## isc_cpu_top
module isc_cpu_top
(
     clk_i
    ,rst_i
    ,rst_rom_i
    ,mode_sel_i
    ,en_w_rom_i
    ,w_rom_addr_i
    ,w_rom_data_i
    ,instruction_i
    ,reg_watcher_o
    ,pc_o
    ,wb_en_o
    ,wb_addr_1_o
    ,wb_data_1_o
    ,wb_addr_2_o
    ,wb_data_2_o
);
Size: ~7900 cells after synthesis, about 140 I/O pins, about 92000 um2 of cells after synthesis.
clock: 49.9 ns
lec_check: 0
cap_margin: 20
core_margin: 2
core_utilization: 40
place_density: 0.6
slew_margin: 20
run.sh (not shown) runs the stock make flow with config.mk's settings and CLKGATE_MAP_FILE=.
The baseline completed without violations.
Then changed:
CORE_UTILIZATION = 58   (was 40)
PLACE_DENSITY = unset   (was 0.6)
SETUP_SLACK_MARGIN = 5.0   (was unset)
clock period = 22.5 ns   (was 49.9 ns; I/O delays follow)
The changed run ran to the end with violations: negative setup slack. Sequential cell count stays the same. Final area is higher by 4.2%. Routed wire length is lower by 1.7%. Synthesized cell count does not change. Final cell count is lower by 4.2%. Die area is lower by 31%. Global-route usage is higher by 11 points.

========
Starting RTL as in the previous note.
Settings: LEC_CHECK=0, ABC_AREA=1, CAP_MARGIN=20, CORE_MARGIN=2, CORE_UTILIZATION=72, CTS_CLUSTER_DIAMETER=224, MAX_ROUTING_LAYER=met4, PLACE_DENSITY=0.73, SETUP_SLACK_MARGIN=5.0, SLEW_MARGIN=20, TNS_END_PERCENT=5; clock period 19.1 ns.
The first run failed in 5_1_grt on ODB-0269.
Then changed:
- ABC_AREA: 1 -> default
- CORE_UTILIZATION: 72 -> 40
- CTS_CLUSTER_DIAMETER: 224 -> default
- MAX_ROUTING_LAYER: met4 -> default
- PLACE_DENSITY: 0.73 -> 0.6
- SETUP_SLACK_MARGIN: 5.0 -> default
- TNS_END_PERCENT: 5 -> default
- clock period: 19.1 -> 40.0 ns (I/O delays scaled with it)
Now the flow went through all stages and came out clean.
Area after synthesis grows by 2.4%.
Die area grows by 83%.
Synthesized cell count shrinks by 23%.

========
== north ==
Starting RTL as in the previous note.
clock: 59.7 ns
lec_check: 0
abc_area: 0
cap_margin: 30
cell_pad_in_sites_detail_placement: 1
cell_pad_in_sites_global_placement: 2
core_margin: 8
core_utilization: 40
cts_cluster_diameter: 67
cts_cluster_size: 58
gpl_timing_driven: 0
min_routing_layer: met1
place_density_lb_addon: 0.23
setup_slack_margin: -2.0
slew_margin: 15
north reached the final stage; the timing, design-rule and antenna checks on its layout passed.
Modified inputs, south compared to north
Settings: clearing ABC_AREA, which used to be 0; putting CORE_ASPECT_RATIO at 1.02 where nothing was set; clearing CELL_PAD_IN_SITES_DETAIL_PLACEMENT, which used to be 1; clearing MIN_ROUTING_LAYER, which used to be met1; putting HOLD_SLACK_MARGIN at 0.06 where nothing was set; clearing GPL_TIMING_DRIVEN, which used to be 0; swapping 58 for 67 in CTS_CLUSTER_SIZE; swapping -2.0 for -1.46 in SETUP_SLACK_MARGIN; swapping 30 for 20 in CAP_MARGIN; clearing CELL_PAD_IN_SITES_GLOBAL_PLACEMENT, which used to be 2; swapping 15 for 20 in SLEW_MARGIN; clearing CTS_CLUSTER_DIAMETER, which used to be 67; clearing PLACE_DENSITY_LB_ADDON, which used to be 0.23; swapping 59.7 for 40.0 in the clock period (ns, I/O delays scaled along).
[summary]
Per the comparison of south with north, combinational gate area higher, clock input transition at the sequential cells of the worst setup and hold paths lower, hold path depth lower.
Having completed the whole flow, south delivered a layout that passed the timing, design-rule and antenna checks.
Here is what was changed in the inputs of east compared with south.
Settings: swapping 20 for 40 in CAP_MARGIN; swapping 40 for 72 in CORE_UTILIZATION; clearing CORE_ASPECT_RATIO, which used to be 1.02; swapping -1.46 for -0.41 in SETUP_SLACK_MARGIN; putting PLACE_DENSITY at 0.62 where nothing was set; swapping 8 for 2 in CORE_MARGIN; swapping 67 for 50 in CTS_CLUSTER_SIZE; clearing HOLD_SLACK_MARGIN, which used to be 0.06; swapping 40.0 for 21.4 in the clock period (ns, I/O delays scaled along).
[summary]
- The flow completed for east, but it is not clean: the layout still shows setup timing.
- When east is set beside south, its arrival time at the worst endpoint turns out to be 8.59 ns smaller.
- Going from south to east, setup slack went down; total via count after detailed routing went up; post-cts hold buffer count did not really move; area of the multi-input gates went up; routed wire length went up.
- From south to east the numbers moved as follows: area of the core region has decreased; count of plain and timing-repair buffers has increased.
### east -> west
Settings: SETUP_SLACK_MARGIN no longer set, was -0.41; CAP_MARGIN now 20, was 40; CTS_CLUSTER_SIZE no longer set, was 50; CORE_UTILIZATION now 10, was 72; PLACE_DENSITY now 0.6, was 0.62; the clock period (ns, I/O delays scaled along) now 42.9, was 21.4.
[summary]
Between west and east, the post-route fraction of the period consumed by the critical path is higher for east. Relative max-transition margin delta for west relative to east: 2.1 points lower. In the metrics for west and east, the one carrying the lower number of buffer and inverter instances along the worst setup path is west. Of east and west, just one finished clean: west. Status east: flow complete, layout not clean - setup timing. Where least setup slack across all paths after layout is concerned, east is outperformed by west. Die area | west > east. On global-route usage, the higher figure sits with east, not west.
Relative to west, the following input files were edited for middle:
Settings: a change of CORE_UTILIZATION from 10 to 72; an added HOLD_SLACK_MARGIN of -0.09; a change of PLACE_DENSITY from 0.6 to 0.66; an added TNS_END_PERCENT of 5; a change of the clock period (ns, I/O delays scaled along) from 42.9 to 20.7.
### Flow results
- Out of west and middle, the only run to close with the timing, design-rule and antenna checks passing was west.
- | middle | all stages done | FAIL | setup timing |
- Per the comparison of middle with west, total die area dropped 86%, share of cell area taken by flip-flops and latches higher, worst hold margin moved up, final instance area went down, post-CTS clock slew at the launch and capture registers of the worst setup and hold paths closely matched the old numbers.
- Wire length of the first global-routing pass delta (middle -> west): insignificant
- Sort west and middle by filler cell count desc -> top: west
- Number of antenna diodes: middle < west

========
build 80:
isc_cpu_top again, from the RTL that the note above started with.
Design isc_cpu_top, start of the top module:
module isc_cpu_top
(
     clk_i
    ,rst_i
    ,rst_rom_i
    ,mode_sel_i
    ,en_w_rom_i
    ,w_rom_addr_i
    ,w_rom_data_i
    ,instruction_i
    ,reg_watcher_o
    ,pc_o
    ,wb_en_o
    ,wb_addr_1_o
    ,wb_data_1_o
    ,wb_addr_2_o
    ,wb_data_2_o
);
==> flow/config.mk <==
export PLATFORM = sky130hd
export DESIGN_NAME = isc_cpu_top
export DESIGN_NICKNAME = isc_cpu_top
export VERILOG_FILES = /design/flow/design.v
export SDC_FILE = /design/flow/constraint.sdc
export NUM_CORES = 4
export LEC_CHECK = 0
export CAP_MARGIN = 20
export CORE_MARGIN = 2
export CORE_UTILIZATION = 72
export CTS_CLUSTER_DIAMETER = 55
export CTS_CLUSTER_SIZE = 49
export MAX_ROUTING_LAYER = met4
export PLACE_DENSITY = 0.65
export SETUP_SLACK_MARGIN = 4.56
export SLEW_MARGIN = 20
==> flow/constraint.sdc <==
create_clock -name core_clock -period 19.9 [get_ports {clk_i}]
set_input_delay 3.9800 -clock core_clock [delete_from_list [all_inputs] [get_ports {clk_i}]]
set_output_delay 3.9800 -clock core_clock [all_outputs]
set_load 0.01 [all_outputs]
The flow completed for build 80, but it is not clean: the layout still shows setup timing.
## Diff of input files: build 2 against build 80
- MAX_ROUTING_LAYER no longer set, was met4
- SETUP_SLACK_MARGIN now 2.7, was 4.56
- HOLD_SLACK_MARGIN now -0.09, previously not set
- CTS_CLUSTER_DIAMETER no longer set, was 55
- PLACE_DENSITY now 0.66, was 0.65
- CTS_CLUSTER_SIZE no longer set, was 49
- TNS_END_PERCENT now 5, previously not set
- the clock period (ns, I/O delays scaled along) now 19.4, was 19.9
Results
Build 2 got as far as 5_1_grt, where a tool error ended the run. Yosys cell count: build 80 vs build 2 — no meaningful difference. As far as proportion of synthesized flip-flops having asynchronous set or reset goes, build 2 and build 80 are indistinguishable; the numbers are identical. Build 2 vs build 80 on worst setup slack before clock tree synthesis: build 2 is the lower one. In terms of cell area after technology mapping, build 80 and build 2 differ only marginally. Build 80 -> build 2: number of port buffers delta 0, exact match. Across both runs, half-perimeter wire length after placement was higher for build 2 than for build 80. Going from build 80 to build 2, number of gates resized after cts shrinks by 22. There was hardly any difference in cell area reported after detailed placement between build 80 and build 2. Compared with build 80, number of buffers inserted by post-CTS setup repair in build 2 decreased by more than a quarter.
The following lists how build 82 was set up differently from build 2:
- swapping -0.09 for -0.1 in HOLD_SLACK_MARGIN
- putting CTS_CLUSTER_SIZE at 64 where nothing was set
- putting ABC_AREA at 1 where nothing was set
- putting MAX_ROUTING_LAYER at met4 where nothing was set
- clearing SETUP_SLACK_MARGIN, which used to be 2.7
- swapping 19.4 for 20.3 in the clock period (ns, I/O delays scaled along)
- The layout from build 82, despite a flow that completed every stage, fails the layout checks, with the failing checks listed as setup timing.
- Initial standard-cell utilization of the core (build 82 over build 2): increase, 0.27 points
- Compared with build 2, in build 82 chip area estimate from yosys synthesis now sits lower, placeable core region now sits lower.
- Diff build 82..build 2 | post-synthesis share of cell area spent on full adders, half adders and majority gates | negligible
- Number of gates given a new drive strength after cts sits lower in build 82 than in build 2.
- Number of buffers added by the clock tree synthesis step, build 82 vs build 2: up slightly
- Compare build 2 and build 82 | synthesized cell count higher: build 82
- Compared with build 2, build 82 shows a synthesized area per cell that is 25% lower.
- Build 82 ended with less total die area than build 2.
- Area after synthesis: build 82 < build 2
- Summary: setup slack at placement, build 82 better than build 2
## Diff of input files: build 57 against build 82
- PLACE_DENSITY changed from 0.66 to 0.6
- MAX_ROUTING_LAYER removed (was met4)
- CTS_CLUSTER_SIZE removed (was 64)
- CAP_MARGIN changed from 20 to 10
- HOLD_SLACK_MARGIN removed (was -0.1)
- SETUP_SLACK_MARGIN newly set to -1.82
- the clock period (ns, I/O delays scaled along) changed from 20.3 to 19.2
==> comparison <==
FAIL build 57 @ 5_1_grt: tool exited with error
Delta (build 57 minus build 82): standard cell area after detailed placement held, post-CTS resize count went down 23%.
Changes observed in build 57 relative to build 82: core footprint flat, number of synthesized flops with an enable pin held steady.
Reported for build 82 and build 57, synthesized area divided by synthesized cell count turned out identical to the last digit.
Going from build 82 to build 57, final HPWL from detailed placement has increased; clock buffer count from CTS has decreased.
Between build 82 and build 57, the flow reports placer congestion estimate decreasing by a few percent.
For build 95, these inputs were changed with respect to build 57:
- SETUP_SLACK_MARGIN: -1.82 -> unset
- TNS_END_PERCENT: 5 -> unset
- ABC_AREA: 1 -> unset
- CAP_MARGIN: 10 -> 20
- CORE_UTILIZATION: 72 -> 62
- the clock period (ns, I/O delays scaled along): 19.2 -> 34.3
## What came out
Build 95 vs build 57 on mean cell area of the mapped netlist: build 95 is the higher one.
Taking build 57 as 1.0, build 95 lands at 0.77 on synthesized cell count.
Status: post-synthesis adder-cell area fraction parity (build 95, build 57)
Fraction of the mapped netlist area in compound gates in build 95 is 6.1 points below build 57.
Build 95 against build 57: overall chip area up 24000 um2; post-synth net total down 2333.
Every stage of the flow completed for build 95, and the final layout passed the timing, design-rule and antenna checks.
